==> inputs of trial 64 <==
==> flow/design.v <==
module rgst #(
    parameter w=8
)(
    input clk, rst_b, ld, clr, input [w-1:0] d, output reg [w-1:0] q
);
    always @ (posedge clk, negedge rst_b)
        if (!rst_b)                 q <= 0;
        else if (clr)               q <= 0;
        else if (ld)                q <= d;
endmodule
module mschdpath (
    input clk, rst_b,ld_merg,upd_mreg, input [511:0] blk, output [31:0] m0
);
    function [31:0] RtRot(input [31:0] x, input [4:0] p);
        reg [63:0] tmp; begin
        tmp = {x, x} >> p; RtRot = tmp[31:0];end
    endfunction
    function [31:0] Sgm0(input [31:0]x); begin
        Sgm0=RtRot(x,7)^RtRot(x,18)^(x>>3);end
    endfunction
    function [31:0] Sgm1(input [31:0]x); begin
        Sgm1=RtRot(x,17)^RtRot(x,19)^(x>>10);end
    endfunction
    function [31:0] Mux(input sel,input [31:0]d1,d0); begin
        Mux = (sel) ?  d1 : d0 ;end
    endfunction
    function [31:0] Word32(input [511:0]blk, input [3:0]idx); begin
        Word32 = blk[511-32*idx -:32];end
    endfunction
    wire [31:0] m[0:15];
    generate
        genvar k;
        for( k = 0; k < 16; k = k +1) begin:some_name
            if(k < 15)
                rgst #(.w(32)) i0(.clk(clk),.rst_b(rst_b),.clr(1'd0),.ld(upd_mreg),.d(Mux(ld_merg,Word32(blk,k),m[k+1])),.q(m[k]));
            else
                rgst #(.w(32)) i0(.clk(clk),.rst_b(rst_b),.clr(1'd0),.ld(upd_mreg),.d(Mux(ld_merg,Word32(blk,k),m[0] + Sgm0(m[1]) + m[9] + Sgm1(m[14]))),.q(m[k]));
        end
    endgenerate
    assign m0 = m[0];
endmodule
==> flow/run.sh <==
#!/bin/bash
# the make line also repeats each setting of config.mk as NAME=value (left out here)
make -C /OpenROAD-flow-scripts/flow DESIGN_CONFIG=/design/flow/config.mk WORK_HOME=/design/flow/orfs CLKGATE_MAP_FILE= finish
==> flow/config.mk <==
export PLATFORM = sky130hd
export DESIGN_NAME = mschdpath
export DESIGN_NICKNAME = mschdpath
export VERILOG_FILES = /design/flow/design.v
export SDC_FILE = /design/flow/constraint.sdc
export NUM_CORES = 4
export LEC_CHECK = 0
export CAP_MARGIN = 20
export CORE_MARGIN = 2
export CORE_UTILIZATION = 68
export SLEW_MARGIN = 20
==> flow/constraint.sdc <==
create_clock -name core_clock -period 3.89 [get_ports {clk}]
set_input_delay 0.7780 -clock core_clock [delete_from_list [all_inputs] [get_ports {clk}]]
set_output_delay 0.7780 -clock core_clock [all_outputs]
set_load 0.01 [all_outputs]
==> inputs of trial 25, as changes to trial 64 <==
- ABC_AREA: default -> 1
- CORE_ASPECT_RATIO: default -> 0.93
- CORE_UTILIZATION: 68 -> 72
- CTS_CLUSTER_DIAMETER: default -> 355
- CTS_CLUSTER_SIZE: default -> 25
==> flow/constraint.sdc (replaced) <==
create_clock -name core_clock -period 2.67 [get_ports {clk}]
set_input_delay 0.5340 -clock core_clock [delete_from_list [all_inputs] [get_ports {clk}]]
set_output_delay 0.5340 -clock core_clock [all_outputs]
set_load 0.01 [all_outputs]
==> run notes <==
impl run done, here's what came out: status=failed layout checks, layout check faults=setup timing, Seq/total area=34.79%, RSZ-0062 raised after global routing=yes, Worst VDD drop=1261 uV, final worst slack=-0.2429 ns, area grow syn2layout=32.77%, sequential share of the synthesized area=46.12%, first-pass GRT wire length=155.8 mm, Crit path max-delay family=adder cells, internal power=18.81 mW, critical path capture point=some_name[15].genblk1.i0.q[17]$_DFFE_PN0P_, ClkCell Share=4.773%, Final setup viols=23
The numbers above come from trial 64.

==> run notes <==
yosys + openroad results -> Synth async-reset ratio=100.0%, Post-Synth XOR/XNOR Area=3.909%, cts bufs inserted=24, Tool Error=[ERROR GRT-0116] Global routing finished with congestion. Check the congestion regions in the DRC Viewer., Post-Synthesis Cells=3618, prevailing post-synth register cell=dfrtp_1, sequential share of the synthesized area=45.02%, IO Pins=548, Syn. warnings=2, synthesized area=28460 um2, Exit stage=5_1_grt, status=aborted with a tool error, Yosys top cell by area=dfrtp_1
The numbers above come from trial 25.


---

==> inputs of quartz <==
RTL: the design.v shown in full above, as it stands there.
export LEC_CHECK = 0
export CAP_MARGIN = 20
export CORE_MARGIN = 2
export CORE_UTILIZATION = 65
export SLEW_MARGIN = 20
create_clock -name core_clock -period 3.09 [get_ports {clk}]
run.sh (not shown) runs the stock make flow with config.mk's settings and CLKGATE_MAP_FILE=.
==> amber: changes against quartz <==
==> flow/config.mk (replaced) <==
export PLATFORM = sky130hd
export DESIGN_NAME = mschdpath
export DESIGN_NICKNAME = mschdpath
export VERILOG_FILES = /design/flow/design.v
export SDC_FILE = /design/flow/constraint.sdc
export NUM_CORES = 4
export LEC_CHECK = 0
export ABC_AREA = 0
export CAP_MARGIN = 25
export CELL_PAD_IN_SITES_DETAIL_PLACEMENT = 1
export CELL_PAD_IN_SITES_GLOBAL_PLACEMENT = 0
export CORE_ASPECT_RATIO = 1.69
export CORE_MARGIN = 2
export CORE_UTILIZATION = 61
export CTS_CLUSTER_SIZE = 18
export HOLD_SLACK_MARGIN = 0.06
export PLACE_DENSITY_LB_ADDON = 0.05
export SETUP_SLACK_MARGIN = 0.47
export SLEW_MARGIN = 30
export TNS_END_PERCENT = 60
==> flow/constraint.sdc (replaced) <==
create_clock -name core_clock -period 4.63 [get_ports {clk}]
set_input_delay 0.9260 -clock core_clock [delete_from_list [all_inputs] [get_ports {clk}]]
set_output_delay 0.9260 -clock core_clock [all_outputs]
set_load 0.01 [all_outputs]
==> flow_summary.toml <==
# flow metrics
[floorplan]
rows = 101
die_h_um = 281
die_w_um = 168
dieArea_mm2 = 0.0473
coreArea_mm2 = 0.0450
fp-utilization_pct = 61.8

[placed_design]
gp_congestion = 1.03

[status]
lastStage = "detailed placement (3_5_place_dp)"
error_line = "[ERROR DPL-0033] detailed placement checks failed during check placement."
status = "did not finish"
# the run above: amber

==> flow_summary.toml <==
# physical design summary
[timing]
setup_violations = 30
worst_slack_ps = -1240

[floorplan]
fp-utilization_pct = 66.1
die_w_um = 211
die_h_um = 211
coreArea_mm2 = 0.0420
dieArea_mm2 = 0.0444
rows = 75

[power]
leakage_nw = 17.5
clkPwrFrac_pct = 14.7

[clocking]
cts-htree-levels = 2

[status]
so.violations = "setup timing"
status = "complete, but fails checks"

[placed_design]
gp_congestion = 1.04

[global_routing]
grtUsageTotal_pct = 52.2
# the run above: quartz


---

==> xenon <==
RTL: the design.v shown in full above, as it stands there.
==> flow/config.mk <==
export PLATFORM = sky130hd
export DESIGN_NAME = mschdpath
export DESIGN_NICKNAME = mschdpath
export VERILOG_FILES = /design/flow/design.v
export SDC_FILE = /design/flow/constraint.sdc
export NUM_CORES = 4
export LEC_CHECK = 0
export CAP_MARGIN = 20
export CORE_MARGIN = 2
export CORE_UTILIZATION = 66
export SLEW_MARGIN = 20
==> flow/constraint.sdc <==
create_clock -name core_clock -period 3.71 [get_ports {clk}]
set_input_delay 0.7420 -clock core_clock [delete_from_list [all_inputs] [get_ports {clk}]]
set_output_delay 0.7420 -clock core_clock [all_outputs]
set_load 0.01 [all_outputs]
==> yarrow (differences from xenon) <==
Settings changed: CORE_UTILIZATION 66 to 68, CTS_CLUSTER_DIAMETER set to 33, CTS_CLUSTER_SIZE set to 62, HOLD_SLACK_MARGIN set to -0.09, SETUP_SLACK_MARGIN set to 1.04, TNS_END_PERCENT set to 80.
==> flow/constraint.sdc (replaced) <==
create_clock -name core_clock -period 3.65 [get_ports {clk}]
set_input_delay 0.7300 -clock core_clock [delete_from_list [all_inputs] [get_ports {clk}]]
set_output_delay 0.7300 -clock core_clock [all_outputs]
set_load 0.01 [all_outputs]
==> impl_metrics.py <==
# Auto-generated metrics
metrics = {
    "status": {
        "check.faults": "negative setup slack",
        "status": "complete, but fails checks",
    },
    "setup_path": {
        "crit_chain": "buf_4, xnor2_1, xnor2_1, fa_1, inv_1, fa_1, inv_1, ha_1, a21o_1, a21o_1, a21oi_1, o21ai_0, a21oi_2, xnor2_1, o221ai_1",
    },
    "timing": {
        "setup_violations": 22,
        "period_minus_slack_ns": 4.124,
        "worst_slack_ns": -0.4143,
        "fmaxAchievable_ghz": 0.2425,
    },
    "finish": {
        "seq_area_um2": 12830,
    },
}
[end of results for xenon]
==> impl_metrics.py <==
# Flow results
metrics = {
    "synth": {
        "ys_async_sr_fraction_pct": 100.0,
        "top_cells_by_area": "dfrtp_1 46%, mux2i_1 18%, a21oi_1 9.6%, nor2_1 7.0%, fa_1 4.5%",
        "ys_ff": 512,
        "yosysSeqAreaShare_pct": 46.12,
        "ys.flop_type": "dfrtp_1",
    },
    "status": {
        "status": "did not finish",
        "tool.error": "[ERROR GRT-0116] Global routing finished with congestion. Check the congestion regions in the DRC Viewer.",
        "lastStage": "global routing (5_1_grt)",
    },
    "global_routing": {
        "globalRouteOverflowTotal": 5,
    },
    "place": {
        "pre_cts_ws_ns": -0.3004,
    },
    "floorplan": {
        "die_area_um2": 42490,
    },
}
[end of results for yarrow]

---

==> inputs of 01-26 <==
RTL: the design.v shown in full above, as it stands there.
clock: 4.42 ns
lec_check: 0
cap_margin: 20
core_margin: 2
core_utilization: 40
slew_margin: 20
==> 01-05: changes against 01-26 <==
Settings changed: CORE_UTILIZATION 40 to 68, CTS_CLUSTER_SIZE from default to 37, HOLD_SLACK_MARGIN from default to -0.05.
==> flow/constraint.sdc (replaced) <==
create_clock -name core_clock -period 3.71 [get_ports {clk}]
set_input_delay 0.7420 -clock core_clock [delete_from_list [all_inputs] [get_ports {clk}]]
set_output_delay 0.7420 -clock core_clock [all_outputs]
set_load 0.01 [all_outputs]
==> 08-01: changes against 01-26 <==
Settings changed: CORE_UTILIZATION 40 to 68, CTS_CLUSTER_DIAMETER from default to 26, CTS_CLUSTER_SIZE from default to 66, HOLD_SLACK_MARGIN from default to -0.09, SETUP_SLACK_MARGIN from default to 0.54.
==> flow/constraint.sdc (replaced) <==
create_clock -name core_clock -period 3.64 [get_ports {clk}]
set_input_delay 0.7280 -clock core_clock [delete_from_list [all_inputs] [get_ports {clk}]]
set_output_delay 0.7280 -clock core_clock [all_outputs]
set_load 0.01 [all_outputs]
==> notes <==
- 01-05 completed and failed the layout checks on negative setup slack. 01-26 completed with no timing, DRC or antenna violations. 08-01 failed in clock tree synthesis (4_1_cts).
- Between 01-26 and 01-05, the lower power is in 01-26 (gap about 33%, measured against 01-05).
- Sequential share of layout area: 01-26 is higher than 01-05 (0.91 points).
- Cell count: 01-05 is lower than 01-26 (about 6%).
- Against 01-05, the combinational power of 01-26 is smaller by 45%.
- In 01-26 the clock-buffer cell count is lower than in 01-05, by 2.
==> figures <==
Power of the sequential group: 01-05 7.57 mW; 08-01 -; 01-26 6.31 mW
WHS: 01-05 0.0981 ns; 08-01 -; 01-26 0.243 ns
Total half-perimeter wirelength after legalization and detailed placement: 01-05 76000 µm; 08-01 76800 µm; 01-26 82100 µm
Met2 routed WL: 01-05 53900 µm; 08-01 -; 01-26 47700 µm
Drt first-iter violations: 01-05 5150; 08-01 -; 01-26 1774
Total iterations of the first detailed-routing run: 01-05 10; 08-01 -; 01-26 5
Critical Path End Type: 01-05 register; 08-01 -; 01-26 register
Status: 01-05 finished with violations; 08-01 aborted with a tool error; 01-26 finished clean
Last stage reached: 01-05 -; 08-01 clock tree synthesis (4_1_cts); 01-26 -
Reasons for failing layout checks: 01-05 negative setup slack; 08-01 -; 01-26 -
Count of vias placed by the detailed router: 01-05 28400; 08-01 -; 01-26 22200
FF-to-FF setup slack: 01-05 -0.41 ns; 08-01 -; 01-26 0.12 ns
Power consumed by combinational cells: 01-05 26.6 mW; 08-01 -; 01-26 14.7 mW

---

==> inputs of run a <==
// mschdpath: RTL as listed in full above, without the edits since
clock: 1.94 ns
lec_check: 0
cap_margin: 20
core_margin: 2
core_utilization: 72
cts_cluster_diameter: 349
cts_cluster_size: 100
place_density: 0.38
slew_margin: 20
tns_end_percent: 10
==> run b (differences from run a) <==
==> flow/config.mk (replaced) <==
export PLATFORM = sky130hd
export DESIGN_NAME = mschdpath
export DESIGN_NICKNAME = mschdpath
export VERILOG_FILES = /design/flow/design.v
export SDC_FILE = /design/flow/constraint.sdc
export NUM_CORES = 4
export LEC_CHECK = 0
export CAP_MARGIN = 20
export CORE_MARGIN = 2
export CORE_UTILIZATION = 68
export CTS_CLUSTER_SIZE = 34
export HOLD_SLACK_MARGIN = -0.09
export SLEW_MARGIN = 20
export TNS_END_PERCENT = 80
==> flow/constraint.sdc (replaced) <==
create_clock -name core_clock -period 3.82 [get_ports {clk}]
set_input_delay 0.7640 -clock core_clock [delete_from_list [all_inputs] [get_ports {clk}]]
set_output_delay 0.7640 -clock core_clock [all_outputs]
set_load 0.01 [all_outputs]
==> run c (differences from run a) <==
==> flow/config.mk (replaced) <==
export PLATFORM = sky130hd
export DESIGN_NAME = mschdpath
export DESIGN_NICKNAME = mschdpath
export VERILOG_FILES = /design/flow/design.v
export SDC_FILE = /design/flow/constraint.sdc
export NUM_CORES = 4
export LEC_CHECK = 0
export ABC_AREA = 0
export CAP_MARGIN = 20
export CELL_PAD_IN_SITES_GLOBAL_PLACEMENT = 0
export CORE_ASPECT_RATIO = 0.99
export CORE_MARGIN = 2
export CORE_UTILIZATION = 70
export CTS_CLUSTER_DIAMETER = 271
export CTS_CLUSTER_SIZE = 37
export HOLD_SLACK_MARGIN = 0.3
export SETUP_SLACK_MARGIN = -0.29
export SLEW_MARGIN = 30
export TNS_END_PERCENT = 60
==> flow/constraint.sdc (replaced) <==
create_clock -name core_clock -period 3.45 [get_ports {clk}]
set_input_delay 0.6900 -clock core_clock [delete_from_list [all_inputs] [get_ports {clk}]]
set_output_delay 0.6900 -clock core_clock [all_outputs]
set_load 0.01 [all_outputs]
==> results <==
Area of the die: run c 41,300 µm²; run b 42,500 µm²; run a 40,200 µm²
Placer Congestion: run c 1.17; run b 1.15; run a 1.18
Core Density at Floorplan: run c 0.711; run b 0.685; run a 0.734
Outcome: run c did not finish; run b complete, but fails checks; run a did not finish
Last stage reached: run c global routing; run b -; run a clock tree synthesis
Violated checks: run c -; run b negative setup slack; run a -
TritonCTS Buffers: run c 17; run b 53; run a -
Core footprint: run c 39,100 µm²; run b 40,600 µm²; run a 37,800 µm²
Share of the yosys chip area belonging to registers: run c 0.461; run b 0.461; run a 0.461
Buffer cell driving the clock tree root: run c clkbuf_16; run b clkbuf_16; run a -
Die y size: run c 202 µm; run b 206 µm; run a 200 µm
Post_cts resized: run c 90; run b 83; run a -
Total of hold buffers inserted after clock tree synthesis: run c 1; run b 0; run a -
Inst Count DP: run c 3,919; run b 3,827; run a 4,022
FP Rows: run c 72; run b 74; run a 71
Post-synthesis share of cell area spent on and-or and or-and gates: run c 0.120; run b 0.120; run a 0.120
Die extent in x: run c 204 µm; run b 206 µm; run a 200 µm
Final HPWL from detailed placement: run c 79,100 µm; run b 75,900 µm; run a 92,100 µm
Total cell area at the placement stage: run c 35,100 µm²; run b 34,300 µm²; run a 36,200 µm²
TritonCTS sink count: run c 512; run b 512; run a -
Clk buf depth: run c 3; run b 3; run a -
Post-CTS setup buffers: run c 19; run b 14; run a -
Deepest level of the CTS H-tree: run c 1; run b 2; run a -
Setup slack at placement: run c -0.611 ns; run b -0.259 ns; run a -2.11 ns
Total nets after synthesis: run c 3,457; run b 3,457; run a 3,457

---

==> v16: inputs <==
RTL: the design.v shown in full above, as it stands there.
clock: 2.19 ns
lec_check: 0
cap_margin: 20
core_margin: 2
core_utilization: 72
cts_cluster_diameter: 349
cts_cluster_size: 100
slew_margin: 20
==> v10: changes against v16 <==
- ABC_AREA: default -> 1
- TNS_END_PERCENT: default -> 10
==> flow/constraint.sdc (replaced) <==
create_clock -name core_clock -period 1.94 [get_ports {clk}]
set_input_delay 0.3880 -clock core_clock [delete_from_list [all_inputs] [get_ports {clk}]]
set_output_delay 0.3880 -clock core_clock [all_outputs]
set_load 0.01 [all_outputs]
==> qor summary <==
Status: v10 did not finish; v16 did not finish
Failing step: v10 5_1_grt; v16 4_1_cts
Ao+oa area frac: v10 25.3%; v16 12.0%
Post-Synthesis Net Count: v10 4227; v16 3457
Synthesized area per cell: v10 7.87 µm²; v16 9.75 µm²
Post-synthesis chip area from yosys: v10 0.0285 mm²; v16 0.0278 mm²
AND/OR/NAND/NOR Cells, Area Fraction: v10 7.49%; v16 8.68%
Yosys top cell by instances: v10 inv_1; v16 a21oi_1
Instance area after placement: v10 0.0364 mm²; v16 0.0361 mm²
Synthesized-area fraction occupied by adder cells: v10 5.72%; v16 5.86%
Distinct lib cells: v10 26; v16 51
RD Place Congestion: v10 1.22; v16 1.18
HPWL after detailed placement: v10 91200 µm; v16 90100 µm
Xor/xnor share: v10 3.91%; v16 4.57%
Multiplexer share of the synthesized area: v10 0%; v16 17.6%
Area of the core: v10 0.0388 mm²; v16 0.0378 mm²
Cell total in the yosys stat output: v10 3618; v16 2848
Placement Rows: v10 72; v16 71
Placed insts: v10 4762; v16 4007
Total Die Area: v10 0.0411 mm²; v16 0.0402 mm²
Chip Width: v10 203 µm; v16 200 µm
Netlist Area Pre-Place: v10 0.0285 mm²; v16 0.0278 mm²
Floorplan core density: v10 73.3%; v16 73.4%
Power figures rest on the tool's default switching activity, not on a simulated workload.
